== v41 ==
==> flow/design.v (excerpt) <==
module neuron_intra_Nbits #(
    parameter N = 16,
    parameter N_INPUTS = 16,
    parameter LOG_N_INPUTS = 4  
) (
    input  wire                         clk,
    input  wire                         rst,
    input  wire                         en,
    input  wire signed [N*N_INPUTS-1:0] W,     
    input  wire signed [N*N_INPUTS-1:0] X_N,   
    output reg signed [         N-1:0] Out
);
Size: ~16000 cells after synthesis, ~530 I/O pins, about 160000 um^2 of cells after synthesis.
Settings: LEC_CHECK=0, CAP_MARGIN=20, CELL_PAD_IN_SITES_DETAIL_PLACEMENT=1, CORE_MARGIN=6, CORE_UTILIZATION=59, HOLD_SLACK_MARGIN=0.18, MAX_ROUTING_LAYER=met5, PLACE_DENSITY_LB_ADDON=0.26, SLEW_MARGIN=10; clock period 14.7 ns.
run.sh (not shown) runs the stock make flow with config.mk's settings and CLKGATE_MAP_FILE=.
The log for v41 ends in 5_1_grt with error ODB-0269, so the run never completed.
The inputs of v49 differ from those of v41 as listed below.
# v41
export LEC_CHECK = 0
export CAP_MARGIN = 20
export CELL_PAD_IN_SITES_DETAIL_PLACEMENT = 1
export CORE_MARGIN = 6
export CORE_UTILIZATION = 59
export HOLD_SLACK_MARGIN = 0.18
export MAX_ROUTING_LAYER = met5
export PLACE_DENSITY_LB_ADDON = 0.26
export SLEW_MARGIN = 10
create_clock -name core_clock -period 14.7 [get_ports {clk}]
# v49
export LEC_CHECK = 0
export CAP_MARGIN = 20
export CORE_MARGIN = 2
export CORE_UTILIZATION = 71
export PLACE_DENSITY_LB_ADDON = 0.24
export SETUP_SLACK_MARGIN = -0.64
export SLEW_MARGIN = 20
create_clock -name core_clock -period 10.2 [get_ports {clk}]
Results
From v41 to v49, synthesized area did not move at all. Setup fix buffers added after clock tree synthesis: v49 vs v41 up 8. Nothing crashed in v49 and all stages finished; the problem is that the final layout failed, the offending checks being negative setup slack. Delta (v49 minus v41): die area has decreased; worst slack at placement now smaller.
## Diff of input files: v30 against v49
# v49
export LEC_CHECK = 0
export CAP_MARGIN = 20
export CORE_MARGIN = 2
export CORE_UTILIZATION = 71
export PLACE_DENSITY_LB_ADDON = 0.24
export SETUP_SLACK_MARGIN = -0.64
export SLEW_MARGIN = 20
create_clock -name core_clock -period 10.2 [get_ports {clk}]
# v30
export LEC_CHECK = 0
export CAP_MARGIN = 20
export CORE_MARGIN = 2
export CORE_UTILIZATION = 72
export CTS_CLUSTER_SIZE = 60
export HOLD_SLACK_MARGIN = 0.27
export PLACE_DENSITY_LB_ADDON = 0.24
export SETUP_SLACK_MARGIN = -0.64
export SLEW_MARGIN = 20
create_clock -name core_clock -period 10.2 [get_ports {clk}]
[summary]
The flow for v30 finished, though final verification flagged negative setup slack. Re number of antenna cells inserted: v30 and v49 aren't equal, and the higher value belongs to v49. On v30: transition at the pin with the smallest max-transition slack is 68 ps higher than what v49 gave. Compared with v49, in v30 maximum frequency from static timing analysis grew by 1.8%; clock-cell share of area held steady; final cell count without fillers shrank by 0.72%; fraction of met3 tracks used by global routing grew by 1.1 points; HPWL reported at the end of detailed placement shrank by 1.5%.

Setup of red:
Starting RTL as in the previous note.
Settings: LEC_CHECK=0, CAP_MARGIN=20, CORE_MARGIN=2, CORE_UTILIZATION=72, CTS_CLUSTER_DIAMETER=199, CTS_CLUSTER_SIZE=95, SLEW_MARGIN=20, TNS_END_PERCENT=15; clock period 8.84 ns.
Status red: flow complete, layout not clean - negative setup slack
Modified inputs, blue compared to red
- swapping 20 for 0 in CAP_MARGIN
- putting PLACE_DENSITY at 0.42 where nothing was set
- swapping 8.84 for 6.96 in the clock period (ns, I/O delays scaled along)
On post-route core utilization: between blue and red, it ends up higher for red.
The final report for blue shows a completed flow and a layout that fails verification, specifically negative setup slack.
The final report for red shows a completed flow and a layout that fails verification, specifically negative setup slack.
First-pass GRT wire length shrinks by a few percent when moving from red to blue.
Row transition at the pin with the smallest max-transition slack: blue lower / red higher
Routed wire length in blue is 14 mm lower than in red
red → blue: worst stage delay on the critical path lower, via count lower.
Summary of blue over red: number of buffers outside the clock class in the layout decreased 130; critical path depth now smaller; count of buffer and inverter cells on the critical path went down by 1.
Input-level comparison between green and blue:
- CORE_UTILIZATION now 40, was 72
- CAP_MARGIN now 20, was 0
- TNS_END_PERCENT no longer set, was 15
- CTS_CLUSTER_DIAMETER no longer set, was 199
- CTS_CLUSTER_SIZE no longer set, was 95
- PLACE_DENSITY no longer set, was 0.42
- the clock period (ns, I/O delays scaled along) now 13.3, was 6.96
### Flow results
The higher non-clock buffer count of blue and green is in blue.
Changes observed in green relative to blue: final cell count without fillers now larger.
Summary of blue and green: one run falls short of a clean finish, namely blue.
Complete run, failing final checks: blue, reason negative setup slack.
Comparing wire length of the first global-routing pass for blue and green, the bigger number came from blue.
--- input diff green..orange ---
- putting SETUP_SLACK_MARGIN at 3.17 where nothing was set
- putting MAX_ROUTING_LAYER at met4 where nothing was set
- swapping 13.3 for 13.5 in the clock period (ns, I/O delays scaled along)
orange | stages: all done | timing, DRC, antenna: all pass. Across both runs, post-route clock period utilization was lower for orange than for green. Cell total after placement delta for orange relative to green: about 1.5% lower. Changes observed in orange relative to green: setup slack after layout rose by 0.85 ns. The portion of the layout cell area used by clock cells on orange is in line with that on green. Looking at first-iteration DRC count, orange sits about 5% higher than green does. [orange vs green] worst setup slack after placement: higher in orange. Average vias per placed instance for orange: 1.1% up relative to green. orange and green ended up with nearly the same chip area from the yosys synthesis statistics. Between orange and green, the difference in total number of multi-input combinational cells is negligible.
Changes in purple relative to orange:
- CTS_CLUSTER_DIAMETER now 332, previously not set
- CORE_UTILIZATION now 22, was 40
- CORE_MARGIN now 10, was 2
- CTS_CLUSTER_SIZE now 63, previously not set
- GPL_ROUTABILITY_DRIVEN now 0, previously not set
Results
- Taking orange as the reference, in purple netlist area before placement held, overall track demand over capacity in global routing fell by 13 points, via count saw an increase, cell count increased 4492.
- [compare] base=orange new=purple: final worst setup slack down 0.20 ns, count of max-cap constraint violations flat.
- Changes observed in purple relative to orange: post-layout instance area higher.

Setup of umber:
neuron_intra_Nbits again, from the RTL that the note above started with.
clock: 8.84 ns
lec_check: 0
abc_area: 1
cap_margin: 20
core_aspect_ratio: 0.7
core_margin: 2
core_utilization: 72
cts_cluster_diameter: 199
cts_cluster_size: 95
slew_margin: 20
tns_end_percent: 15
umber: all stages done; final checks FAILED (setup timing).
Input changes introduced in pepper (baseline for comparison: umber):
diff --git a/flow/config.mk b/flow/config.mk
--- a/flow/config.mk
+++ b/flow/config.mk
@@ -8 +7,0 @@
-export ABC_AREA = 1
@@ -10 +8,0 @@
-export CORE_ASPECT_RATIO = 0.7
@@ -12,3 +10,2 @@
-export CORE_UTILIZATION = 72
-export CTS_CLUSTER_DIAMETER = 199
-export CTS_CLUSTER_SIZE = 95
+export CORE_UTILIZATION = 57
+export SETUP_SLACK_MARGIN = 2.89
@@ -16 +12,0 @@
-export TNS_END_PERCENT = 15
==> flow/constraint.sdc <==
create_clock -name core_clock -period 11.0 [get_ports {clk}]
set_input_delay 2.2000 -clock core_clock [delete_from_list [all_inputs] [get_ports {clk}]]
set_output_delay 2.2000 -clock core_clock [all_outputs]
set_load 0.01 [all_outputs]
==> results <==
pepper -> stages 100% | layout checks FAIL | setup timing. pepper vs umber — cell area after technology mapping dropped by a few percent. From umber to pepper the numbers moved as follows: final worst-path cycle share decreased by 18 points relative to the old numbers, required time reported for the critical path endpoint went up, combinational share of cell area up 2.3 points, simple-gate area share of the yosys netlist now sits higher. Run comparison: pepper standard cell with the maximum stage delay on the critical path fa_2; umber standard cell with the maximum stage delay on the critical path fa_1. umber and pepper ended up with nearly the same fraction of the yosys area taken by sequential cells.
### pepper -> indigo
diff --git a/flow/config.mk b/flow/config.mk
--- a/flow/config.mk
+++ b/flow/config.mk
@@ -10 +10,2 @@
-export CORE_UTILIZATION = 57
+export CORE_UTILIZATION = 71
+export PLACE_DENSITY_LB_ADDON = 0.24
==> flow/constraint.sdc <==
create_clock -name core_clock -period 13.1 [get_ports {clk}]
set_input_delay 2.6200 -clock core_clock [delete_from_list [all_inputs] [get_ports {clk}]]
set_output_delay 2.6200 -clock core_clock [all_outputs]
set_load 0.01 [all_outputs]
--- outcome ---
- In summary, indigo completed successfully, with a layout that passed the timing, DRC and antenna checks.
- Worst relative slew slack was lower in pepper than in indigo.
- From pepper to indigo the numbers moved as follows: clock skew saw a decrease, wire length of the first global-routing pass saw a decrease.
- [indigo] final-stage net count fell 2.9% relative to pepper

neuron_intra_Nbits again, from the RTL that the note above started with.
## neuron_intra_Nbits
module neuron_intra_Nbits #(
    parameter N = 16,
    parameter N_INPUTS = 16,
    parameter LOG_N_INPUTS = 4  
) (
    input  wire                         clk,
    input  wire                         rst,
    input  wire                         en,
    input  wire signed [N*N_INPUTS-1:0] W,     
    input  wire signed [N*N_INPUTS-1:0] X_N,   
    output reg signed [         N-1:0] Out
);
  wire signed [2*N*N_INPUTS-1:0] prod;
  wire signed [         N-1:0] act_out;
  genvar i;
  generate
    for (i = 0; i < N_INPUTS; i = i + 1) begin : mults
      wire signed [N-1:0] Wi;
      wire signed [N-1:0] Xi;
      assign Wi = W[i*N+:N];
      assign Xi = X_N[i*N+:N];
      assign prod[i*2*N+:2*N] = Wi * Xi;
    end
  endgenerate
  genvar j, k;
  generate
    for (j = 0; j < LOG_N_INPUTS; j = j + 1) begin : ADDER_TREE
      wire signed [2*N*(N_INPUTS >> (j+1))-1:0] sum_stage;
      if(j == 0) begin
        for (k = 0; k < (N_INPUTS >> (j+1)); k = k + 1) begin : STAGE0
          assign sum_stage[2*k*N+:2*N] = prod[2*k*2*N+:2*N] + prod[(2*k+1)*2*N+:2*N];
        end
      end else begin
        for (k = 0; k < (N_INPUTS >> (j+1)); k = k + 1) begin : STAGEJ
          assign sum_stage[2*k*N+:2*N] = ADDER_TREE[j-1].sum_stage[2*k*2*N+:2*N] + ADDER_TREE[j-1].sum_stage[(2*k+1)*2*N+:2*N];
        end
      end
    end
  ...
Settings: LEC_CHECK=0, CAP_MARGIN=5, CORE_MARGIN=2, CORE_UTILIZATION=72, MAX_ROUTING_LAYER=met4, SETUP_SLACK_MARGIN=-0.05, SLEW_MARGIN=20; clock period 8.73 ns.
The first run stopped in 5_1_grt (GRT-0232).
Then changed:
CAP_MARGIN = 15   (was 5)
CTS_CLUSTER_DIAMETER = 234   (was not set)
HOLD_SLACK_MARGIN = 0.3   (was not set)
SETUP_SLACK_MARGIN = -0.74   (was -0.05)
clock period = 9.08 ns   (was 8.73 ns; I/O delays follow)
Effect: This time the run finished with setup timing left; synthesized area stays the same; die size is unchanged; synthesized cell count stays the same.

Setup of wip/quartz:
neuron_intra_Nbits again, from the RTL that the note above started with.
make LEC_CHECK=0 ABC_AREA=1 CAP_MARGIN=15 CELL_PAD_IN_SITES_DETAIL_PLACEMENT=0 CELL_PAD_IN_SITES_GLOBAL_PLACEMENT=0 CORE_MARGIN=2 CORE_UTILIZATION=67 GPL_ROUTABILITY_DRIVEN=1 MAX_ROUTING_LAYER=met5 SETUP_SLACK_MARGIN=1.15 SLEW_MARGIN=20 finish   # period 10.6 ns
STATUS run=wip/quartz STAGES=ALL_DONE FINAL_CHECKS=FAILED CAUSE=setup timing
Modified inputs, wip/nickel compared to wip/quartz
Settings: swapping 1.15 for 1.87 in SETUP_SLACK_MARGIN; swapping 15 for 20 in CAP_MARGIN; clearing ABC_AREA, which used to be 1; swapping 67 for 24 in CORE_UTILIZATION; putting PLACE_DENSITY_LB_ADDON at 0.01 where nothing was set; swapping 0 for 1 in CELL_PAD_IN_SITES_GLOBAL_PLACEMENT; swapping 10.6 for 22.5 in the clock period (ns, I/O delays scaled along).
==> results <==
wip/nickel was carried through to the last stage, and its layout satisfied the timing, DRC and antenna checks. wip/quartz → wip/nickel: data arrival time of the critical path higher; area fraction in xor and xnor cells went up 0.61 points. Comparing wip/quartz and wip/nickel, source-to-sink clock delay at the later pin of the worst-skew pair is higher on wip/nickel. Relative to wip/quartz, effective utilization at floorplan decreased by 43 points in wip/nickel. Re final count of hold timing violations: no difference whatsoever between wip/nickel and wip/quartz. Taking wip/quartz as 1.0, wip/nickel lands at 2.7 on tap cell count. wip/nickel vs wip/quartz — cell count climbed by a few percent.
Input-level comparison between wip/amber and wip/nickel:
Settings: an added ABC_AREA of 1; a change of CORE_UTILIZATION from 24 to 64; a change of SETUP_SLACK_MARGIN from 1.87 to 0.41; a deleted PLACE_DENSITY_LB_ADDON that had been 0.01; a change of the clock period (ns, I/O delays scaled along) from 22.5 to 10.7.
--- outcome ---
Layout checks on wip/amber: not met. Flow itself completed; violations: setup timing.
The pin slew with the least headroom to its limit in wip/amber sits 0.029 ns above the value recorded for wip/nickel.
Comparing wip/nickel and wip/amber, the higher hold slack was measured on wip/nickel.
For wip/amber, the critical-path cell with the highest stage delay was sky130_fd_sc_hd__fa_2, unlike wip/nickel, where it was sky130_fd_sc_hd__clkdlybuf4s50_1.
On sequential share of layout area, wip/nickel and wip/amber are neck and neck.
Final core utilization, wip/nickel and wip/amber, higher one = wip/amber.
In wip/amber, yosys stat cell total is higher than in wip/nickel.
--- input diff wip/amber..wip/xenon ---
Settings: removing ABC_AREA (formerly 1); setting CORE_ASPECT_RATIO to 0.5 for the first time; removing SETUP_SLACK_MARGIN (formerly 0.41); setting TNS_END_PERCENT to 5 for the first time; changing CORE_UTILIZATION from 64 to 34; setting CTS_CLUSTER_SIZE to 11 for the first time; changing the clock period (ns, I/O delays scaled along) from 10.7 to 22.5.
- Both conditions hold for wip/xenon: the flow ran to the end and the final layout passed the timing, DRC and antenna checks.
- Diff wip/amber and wip/xenon: area overhead of the layout relative to synthesis lower in wip/xenon
- wip/xenon vs wip/amber — highest net fanout along the worst path rose 11.
- wip/amber → wip/xenon: critical path's largest stage delay went up, combinational gate area went up, total nets after synthesis went down.
- wip/xenon vs wip/amber, launch point of the critical path: X_N[32] vs W[253]
- On wip/xenon: number of antenna violations at the first check in global routing is 17 higher than what wip/amber gave.
- wip/xenon gives less count of inserted antenna diode cells than wip/amber did.
- Area of all placed cells without fillers: lower on wip/xenon

Starting RTL as in the previous note.
clock: 18.2 ns
lec_check: 0
cap_margin: 10
cell_pad_in_sites_detail_placement: 0
cell_pad_in_sites_global_placement: 1
core_margin: 2
core_utilization: 24
cts_cluster_size: 78
gpl_routability_driven: 1
hold_slack_margin: -0.09
max_routing_layer: met4
place_density_lb_addon: 0.09
setup_slack_margin: 1.87
slew_margin: 20
==> next run, changes <==
CAP_MARGIN = 20   (was 10)
CELL_PAD_IN_SITES_DETAIL_PLACEMENT = not set   (was 0)
CELL_PAD_IN_SITES_GLOBAL_PLACEMENT = not set   (was 1)
CORE_UTILIZATION = 70   (was 24)
CTS_CLUSTER_SIZE = not set   (was 78)
GPL_ROUTABILITY_DRIVEN = not set   (was 1)
HOLD_SLACK_MARGIN = not set   (was -0.09)
MAX_ROUTING_LAYER = not set   (was met4)
PLACE_DENSITY_LB_ADDON = not set   (was 0.09)
SETUP_SLACK_MARGIN = not set   (was 1.87)
clock period = 13.3 ns   (was 18.2 ns; I/O delays follow)
Effect: Hold slack is worse by 0.018 ns; worst setup slack is worse by 2.6 ns; utilization grows by 51 points; cell area stays flat; wire length shrinks by a quarter to a third; die area shrinks by well over a third; area after synthesis does not change.
==> next run, changes <==
CORE_UTILIZATION = 60   (was 70)
SETUP_SLACK_MARGIN = 1.42   (was not set)
clock period = 11.7 ns   (was 13.3 ns; I/O delays follow)
After rerunning: This time the run completed, yet does not pass: negative setup slack; register-to-register slack degrades by 1.6 ns; wire length climbs by about 4.6%; setup slack is worse by 0.80 ns; global-route usage goes down by 5.4 points; critical path depth goes up by 3; non-clock buffer count goes up by 1183; via count climbs by 1.9%.
